==> flow/design.v <==
`timescale 1ns/100ps
module cordic_stage(clk, x_i, y_i, z_i, x_o, y_o, z_o, arctan);
  parameter z_width = 12; 
  parameter iter_width = 17;  	 
  parameter i=0;  		 
  input signed [z_width:0] arctan;
  input clk;
  input signed [iter_width:0] x_i, y_i;
  input signed [z_width:0] z_i;
  output [iter_width:0] x_o, y_o;
  output [z_width:0] z_o;
  reg d;
  reg signed [iter_width:0] x_o, x_next;
  reg signed [iter_width:0] y_o, y_next;
  reg signed [z_width:0] z_o, z_next;
  always @ (posedge clk)
    begin
      x_o <= x_next;
      y_o <= y_next;
      z_o <= z_next; 
    end
  always @(*)
    begin    
      d = (z_i[11] == 0) ? 0 : 1;
      if(d == 0) begin
        x_next = x_i - (y_i >>> i);
        y_next = y_i + (x_i >>> i);
        z_next = z_i - arctan;
      end
      else begin
        x_next = x_i + (y_i >>> i);
        y_next = y_i - (x_i >>> i);
        z_next = z_i + arctan;
      end
  end
endmodule
`timescale 1ns/100ps
module cordic_pipelined(clk, z0, xn, yn);
  parameter z_width = 12; 
  parameter iter_width = 17;   
  input clk;
  input signed [z_width:0] z0;
  output reg signed [iter_width:0] xn, yn;
  parameter N = 10;  
  reg [(N-1):0] d;
  wire signed [iter_width:0] x [N:0];
  wire signed [iter_width:0] y [N:0];
  wire signed [z_width:0] z [N:0];
  reg signed [z_width:0] z_start;
  assign x[0] = 'b01_0011_0110_1110_1001;   
  assign y[0] = 0;
  assign z[0] = z_start;
  reg [(N-1):0] flip;
  wire flip_in;
  assign flip_in = ((z0[z_width]==1) && (z0 < 'h1A60)) || 
   	((z0[z_width]==0) && (z0 > 'h05A0));    
  always @ (posedge clk)
    flip <= {flip[(N-2):0], flip_in};
  always @ (flip, x[N], y[N]) begin
    if (flip[N-1]) begin    
  	xn = ~( x[N]-1 );  
	yn = ~( y[N]-1 );  
    end
    else begin		 
	xn = x[N];	 
	yn = y[N];	 
    end
  end
  always @ (z0) begin
    if (((z0[z_width]==1) && (z0 < 'h1A60)) || 
   	((z0[z_width]==0) && (z0 > 'h05A0))) begin    
	if (z0[z_width] == 1) begin 			 
	    z_start = z0 + 'hB40; 	   
	end
	else begin
	    z_start = z0 - 'hB40;	   
	end
    end
    else begin
	z_start = z0; 
    end
  end
  wire signed [z_width:0] arctan [(N-1):0];
  assign arctan[0] = 'b0_0010_1101_0000;  
  assign arctan[1] = 'b0_0001_1010_1001;  
  assign arctan[2] = 'b0_0000_1110_0000;  
  assign arctan[3] = 'b0_0000_0111_0010;  
  assign arctan[4] = 'b0_0000_0011_1001;  
  assign arctan[5] = 'b0_0000_0001_1100;  
  assign arctan[6] = 'b0_0000_0000_1110;  
  assign arctan[7] = 'b0_0000_0000_0111;  
  assign arctan[8] = 'b0_0000_0000_0011;  
  assign arctan[9] = 'b0_0000_0000_0001;  
  genvar i;
  generate
    for(i=0; i<N; i=i+1)
      begin: stage_generate
        cordic_stage #(.i(i)) stage_i
        (
          .clk(clk), 
          .x_i(x[i]), .x_o(x[i+1]), 
          .y_i(y[i]), .y_o(y[i+1]), 
          .z_i(z[i]), .z_o(z[i+1]),
          .arctan(arctan[i])
        );
      end
  endgenerate
endmodule
==> flow/config.mk <==
export PLATFORM = sky130hd
export DESIGN_NAME = cordic_pipelined
export DESIGN_NICKNAME = cordic_pipelined
export VERILOG_FILES = /design/flow/design.v
export SDC_FILE = /design/flow/constraint.sdc
export NUM_CORES = 4
export LEC_CHECK = 0
export CAP_MARGIN = 20
export CORE_ASPECT_RATIO = 0.92
export CORE_MARGIN = 2
export CORE_UTILIZATION = 72
export HOLD_SLACK_MARGIN = -0.08
export PLACE_DENSITY = 0.67
export SETUP_SLACK_MARGIN = 0.45
export SLEW_MARGIN = 20
==> flow/constraint.sdc <==
create_clock -name core_clock -period 3.54 [get_ports {clk}]
set_input_delay 0.7080 -clock core_clock [delete_from_list [all_inputs] [get_ports {clk}]]
set_output_delay 0.7080 -clock core_clock [all_outputs]
set_load 0.01 [all_outputs]
run.sh (not shown) runs the stock make flow with config.mk's settings and CLKGATE_MAP_FILE=.
The first run produced a layout that fails on negative setup slack.
Edit:
- ABC_AREA: not set -> 1
- CORE_ASPECT_RATIO: 0.92 -> not set
- CORE_UTILIZATION: 72 -> 58
- CTS_CLUSTER_DIAMETER: not set -> 227
- HOLD_SLACK_MARGIN: -0.08 -> not set
- PLACE_DENSITY: 0.67 -> 0.35
- SETUP_SLACK_MARGIN: 0.45 -> not set
- clock period: 3.54 -> 2.72 ns (I/O delays scaled with it)
What happened: The new run produced a layout that fails on negative setup slack; cell area grows by 8.9%; global-route usage goes down by 8.0 points; critical path depth grows by 2.
Edit:
- ABC_AREA: 1 -> not set
- CORE_UTILIZATION: 58 -> 70
- CTS_CLUSTER_DIAMETER: 227 -> not set
- CTS_CLUSTER_SIZE: not set -> 36
- PLACE_DENSITY: 0.35 -> not set
- clock period: 2.72 -> 3.62 ns (I/O delays scaled with it)
Effect:
- The new run went through all stages and came out clean
- flip-flop count stays the same
- routed wire length came out lower by about a fifth
- hold slack hardly moves
- count of clock-buffer cells in the layout increases by 1
- setup slack gets better by 0.37 ns
- global-route usage increases by 1.7 points
- sequential share of layout area is higher by 4.5 points
Edit:
- CORE_UTILIZATION: 70 -> 66
- CTS_CLUSTER_DIAMETER: not set -> 141
- CTS_CLUSTER_SIZE: 36 -> not set
- clock period: 3.62 -> 3.32 ns (I/O delays scaled with it)
Effect: This time the run completed and failed the layout checks on negative setup slack. Cell count went up by 6.9%. Cell area rises by 8.4%. Routed wire length is higher by 11%. Utilization grows by 2.0 points. Via count came out higher by 5.5%. Setup slack degrades by 0.31 ns.
Edit:
- CORE_UTILIZATION: 66 -> 64
- CTS_CLUSTER_DIAMETER: 141 -> not set
- CTS_CLUSTER_SIZE: not set -> 62
- clock period: 3.32 -> 3.69 ns (I/O delays scaled with it)
Result: This time the run completed without violations; cell count fell by 5.5%; cell area is lower by 7.8%; global-route usage is lower by 3.7 points; maximum frequency decreases by 1.4%; core utilization went down by 8.5 points; die area is higher by 3.1%; worst hold slack barely changes.

* * *

job 1392:
Starts from the design.v that is shown in full above.
Settings: LEC_CHECK=0, CAP_MARGIN=20, CORE_MARGIN=2, CORE_UTILIZATION=72, CTS_CLUSTER_DIAMETER=141, PLACE_DENSITY=0.35, SETUP_SLACK_MARGIN=0.97, SLEW_MARGIN=20; clock period 3.32 ns.
Status(job 1392) = ERROR, stage = 5_1_grt
Modified inputs, job 9907 compared to job 1392
- PLACE_DENSITY no longer set, was 0.35
- CORE_UTILIZATION now 40, was 72
- CTS_CLUSTER_DIAMETER no longer set, was 141
- SETUP_SLACK_MARGIN no longer set, was 0.97
- the clock period (ns, I/O delays scaled along) now 5.0, was 3.32
## What came out
Across job 1392 and job 9907, a clean result was obtained everywhere but in job 1392.
Re adder-cell share of the synthesized area: no difference whatsoever between job 1392 and job 9907.
Re number of top-level pins: no difference whatsoever between job 9907 and job 1392.
Between job 1392 and job 9907, the flow reports instance area at placement decreasing by a few percent.
The full die area in job 1392 is 0.56 times that in job 9907.
Job 1392 has a higher final weighted congestion in routability-driven placement than job 9907.
STATUS placed wire-length estimate after detailed placement: job 9907 wins against job 1392
Re count of cells resized by post-cts repair: job 1392 was higher than job 9907.
Comparing job 1392 and job 9907, horizontal die dimension is higher on job 9907.
Setup changes, job 9907 to job 1638
- PLACE_DENSITY now 0.36, previously not set
- CORE_ASPECT_RATIO now 1.23, previously not set
- SLEW_MARGIN now 10, was 20
- HOLD_SLACK_MARGIN now 0.21, previously not set
- SETUP_SLACK_MARGIN now 0.81, previously not set
- CTS_CLUSTER_DIAMETER now 150, previously not set
Notes after the runs:
The worst slack on hold paths of job 9907 and that of job 1638 are within noise of each other. Job 1638 vs. job 9907: sequential cell area share now sits at about the same level; detail-routed net length per standard cell now sits higher; vias after detailed routing now sits higher; area of all placed cells without fillers now sits at about the same level. Taking job 9907 as the reference, in job 1638 share of the clock period used by the worst path saw a decrease, post-CTS setup buffer count now sits at about the same level. [job 1638 vs job 9907] buffer count excluding the clock tree in the final layout: higher in job 1638.
Modified inputs, job 8689 compared to job 1638
- CTS_CLUSTER_SIZE: unset -> 62
- CORE_UTILIZATION: 40 -> 71
- CTS_CLUSTER_DIAMETER: 150 -> unset
- SLEW_MARGIN: 10 -> 20
- HOLD_SLACK_MARGIN: 0.21 -> -0.1
- CORE_ASPECT_RATIO: 1.23 -> unset
- SETUP_SLACK_MARGIN: 0.81 -> unset
- PLACE_DENSITY: 0.36 -> 0.79
- the clock period (ns, I/O delays scaled along): 5.0 -> 3.69
Notes after the runs:
Looking at via count across job 1638 and job 8689, the one that comes out higher is job 8689. Total routed wire length on the met1 layer: job 8689 < job 1638. Diff job 1638..job 8689 | H-tree level count | unchanged. Lower met2 usage goes to job 1638 over job 8689.
The following lists how job 8178 was set up differently from job 8689:
- changing CORE_UTILIZATION from 71 to 70
- changing CTS_CLUSTER_SIZE from 62 to 36
- setting SETUP_SLACK_MARGIN to 0.94 for the first time
- removing HOLD_SLACK_MARGIN (formerly -0.1)
- changing PLACE_DENSITY from 0.79 to 0.35
- changing the clock period (ns, I/O delays scaled along) from 3.69 to 3.62
==> comparison <==
Of job 8689 and job 8178, only job 8689 finishes the flow clean.
Run status, job 8178: aborted in 5_1_grt, error GRT-0232
Going from job 8689 to job 8178, post-synthesis share of cell area spent on full adders, half adders and majority gates roughly the same, number of CTS-inserted buffers higher, per-instance average area after synthesis roughly the same, count of input and output buffers roughly the same.
As far as area after synthesis goes, job 8178 and job 8689 are indistinguishable; the numbers are identical.
Lower post-cts gate resize count was reported by job 8689, not job 8178.
For the half-perimeter wire length after detailed placement, job 8178 came in 170 um higher than job 8689 did.
Diff job 8689 -> job 8178: post-synthesis register bit count roughly the same, width of the die increased by 1.4 um relative to the old numbers, full die area rose 1.4%.
In job 8178, effective utilization at floorplan is lower than in job 8689.
Input-level comparison between job 2822 and job 8178:
- CORE_UTILIZATION: 70 -> 31
- CTS_CLUSTER_SIZE: 36 -> unset
- SETUP_SLACK_MARGIN: 0.94 -> unset
- PLACE_DENSITY: 0.35 -> unset
- the clock period (ns, I/O delays scaled along): 3.62 -> 4.25
==> comparison <==
- Compared with job 8178, job 2822 shows area of the core that has gone up by more than 100%.
- The buffer levels on the longest clock path on job 2822 is in line with that on job 8178.
- Number of setup buffers added after CTS down 161 in job 2822 wrt job 8178
- [job 2822] effective utilization at floorplan fell 39 points relative to job 8178
- ~same number of top-level design ports in job 8178 and job 2822
- Job 2822 finished every stage and its layout cleared the timing, design-rule and antenna checks.
- Higher global placement routability congestion goes to job 8178 over job 2822.

* * *

Starts from the design.v that is shown in full above.
clock: 6.71 ns
lec_check: 0
cap_margin: 35
cell_pad_in_sites_global_placement: 1
core_aspect_ratio: 0.82
core_margin: 2
core_utilization: 70
cts_cluster_size: 59
gpl_timing_driven: 0
min_routing_layer: met2
place_density_lb_addon: 0.17
setup_slack_margin: -0.46
slew_margin: 35
The baseline aborted during global placement without I/O (3_1_place_gp_skip_io) with FLW-0024.
Rerun with:
==> flow/config.mk (replaced) <==
export PLATFORM = sky130hd
export DESIGN_NAME = cordic_pipelined
export DESIGN_NICKNAME = cordic_pipelined
export VERILOG_FILES = /design/flow/design.v
export SDC_FILE = /design/flow/constraint.sdc
export NUM_CORES = 4
export LEC_CHECK = 0
export CAP_MARGIN = 20
export CORE_MARGIN = 2
export CORE_UTILIZATION = 40
export SLEW_MARGIN = 20
==> flow/constraint.sdc (replaced) <==
create_clock -name core_clock -period 4.25 [get_ports {clk}]
set_input_delay 0.8500 -clock core_clock [delete_from_list [all_inputs] [get_ports {clk}]]
set_output_delay 0.8500 -clock core_clock [all_outputs]
set_load 0.01 [all_outputs]
Effect:
- The new run produced a clean layout
- die size is higher by 73%
- area after synthesis does not change
- synthesized cell count does not change
Rerun with:
--- a/flow/config.mk
+++ b/flow/config.mk
@@ -10 +10 @@
-export CORE_UTILIZATION = 40
+export CORE_UTILIZATION = 65
==> flow/constraint.sdc (replaced) <==
create_clock -name core_clock -period 4.48 [get_ports {clk}]
set_input_delay 0.8960 -clock core_clock [delete_from_list [all_inputs] [get_ports {clk}]]
set_output_delay 0.8960 -clock core_clock [all_outputs]
set_load 0.01 [all_outputs]
After rerunning: The changed run ran to the end with no violations; global-route usage climbs by 12 points; worst setup slack gains 0.17 ns; cell area drops by 2.1%.
Rerun with:
--- a/flow/config.mk
+++ b/flow/config.mk
@@ -10 +10,4 @@
-export CORE_UTILIZATION = 65
+export CORE_UTILIZATION = 72
+export CTS_CLUSTER_DIAMETER = 141
+export PLACE_DENSITY = 0.35
+export SETUP_SLACK_MARGIN = 0.96
==> flow/constraint.sdc (replaced) <==
create_clock -name core_clock -period 3.32 [get_ports {clk}]
set_input_delay 0.6640 -clock core_clock [delete_from_list [all_inputs] [get_ports {clk}]]
set_output_delay 0.6640 -clock core_clock [all_outputs]
set_load 0.01 [all_outputs]
=>
- Now the flow stopped in global routing (5_1_grt)
- die size goes down by roughly a tenth
- synthesized cell count does not change
- synthesized area is unchanged

* * *

== sierra ==
RTL: the design.v shown in full above, as it stands there.
export LEC_CHECK = 0
export ABC_AREA = 1
export CAP_MARGIN = 40
export CELL_PAD_IN_SITES_DETAIL_PLACEMENT = 0
export CORE_MARGIN = 7
export CORE_UTILIZATION = 22
export CTS_CLUSTER_SIZE = 19
export GPL_ROUTABILITY_DRIVEN = 1
export GPL_TIMING_DRIVEN = 0
export HOLD_SLACK_MARGIN = 0.11
export MAX_ROUTING_LAYER = met4
export MIN_ROUTING_LAYER = met2
export SLEW_MARGIN = 20
create_clock -name core_clock -period 4.31 [get_ports {clk}]
sierra: full flow OK, the timing, design-rule and antenna checks passed
diff inputs: sierra => yarrow
==> flow/config.mk <==
export PLATFORM = sky130hd
export DESIGN_NAME = cordic_pipelined
export DESIGN_NICKNAME = cordic_pipelined
export VERILOG_FILES = /design/flow/design.v
export SDC_FILE = /design/flow/constraint.sdc
export NUM_CORES = 4
export LEC_CHECK = 0
export CAP_MARGIN = 20
export CORE_MARGIN = 2
export CORE_UTILIZATION = 72
export PLACE_DENSITY = 0.67
export SETUP_SLACK_MARGIN = 0.45
export SLEW_MARGIN = 20
==> flow/constraint.sdc <==
create_clock -name core_clock -period 3.54 [get_ports {clk}]
set_input_delay 0.7080 -clock core_clock [delete_from_list [all_inputs] [get_ports {clk}]]
set_output_delay 0.7080 -clock core_clock [all_outputs]
set_load 0.01 [all_outputs]
==> results <==
sierra and yarrow: one clean run, sierra; the rest did not finish clean. Of sierra and yarrow, yarrow shows the higher worst slack on hold paths, with sierra below it. Relative to sierra, number of fillers in the final layout has gone down in yarrow. Re worst setup margin: yarrow is 0.47 ns down on sierra. Side by side, number of cells traversed by the worst register-to-register path turned out higher in yarrow than in sierra. yarrow reports its busiest metal layer after global routing as met2 while sierra reports met3.
The inputs of quartz differ from those of yarrow as listed below.
-- flow/config.mk --
<<< yarrow, line 10
export CORE_UTILIZATION = 72
export PLACE_DENSITY = 0.67
export SETUP_SLACK_MARGIN = 0.45
export SLEW_MARGIN = 20
>>> quartz, line 10
export CORE_UTILIZATION = 72
export CTS_CLUSTER_DIAMETER = 141
export HOLD_SLACK_MARGIN = -0.06
export PLACE_DENSITY = 0.64
export SLEW_MARGIN = 20
==> flow/constraint.sdc <==
create_clock -name core_clock -period 3.32 [get_ports {clk}]
set_input_delay 0.6640 -clock core_clock [delete_from_list [all_inputs] [get_ports {clk}]]
set_output_delay 0.6640 -clock core_clock [all_outputs]
set_load 0.01 [all_outputs]
## What came out
Reported for yarrow and quartz, H-tree depth turned out identical to the last digit.
Looking at highest-delay cell along the critical path, the sky130_fd_sc_hd__nor3_1 result is from quartz; the sky130_fd_sc_hd__or4_4 one comes from yarrow.
Post-layout worst setup margin, yarrow and quartz, higher one = yarrow.
quartz had finished all stages when the layout checks came back failing, citing negative setup slack.
Non-clock buffer instance count of the final layout in quartz is 26 higher than in yarrow
Diff yarrow and quartz: count of clock-net buffers in the final layout higher in quartz
[compare] base=yarrow new=quartz: final cell area excluding filler cells has decreased; area added between synthesis and finish has decreased; clock slew seen by the registers of the worst setup and hold paths has remained practically unchanged.
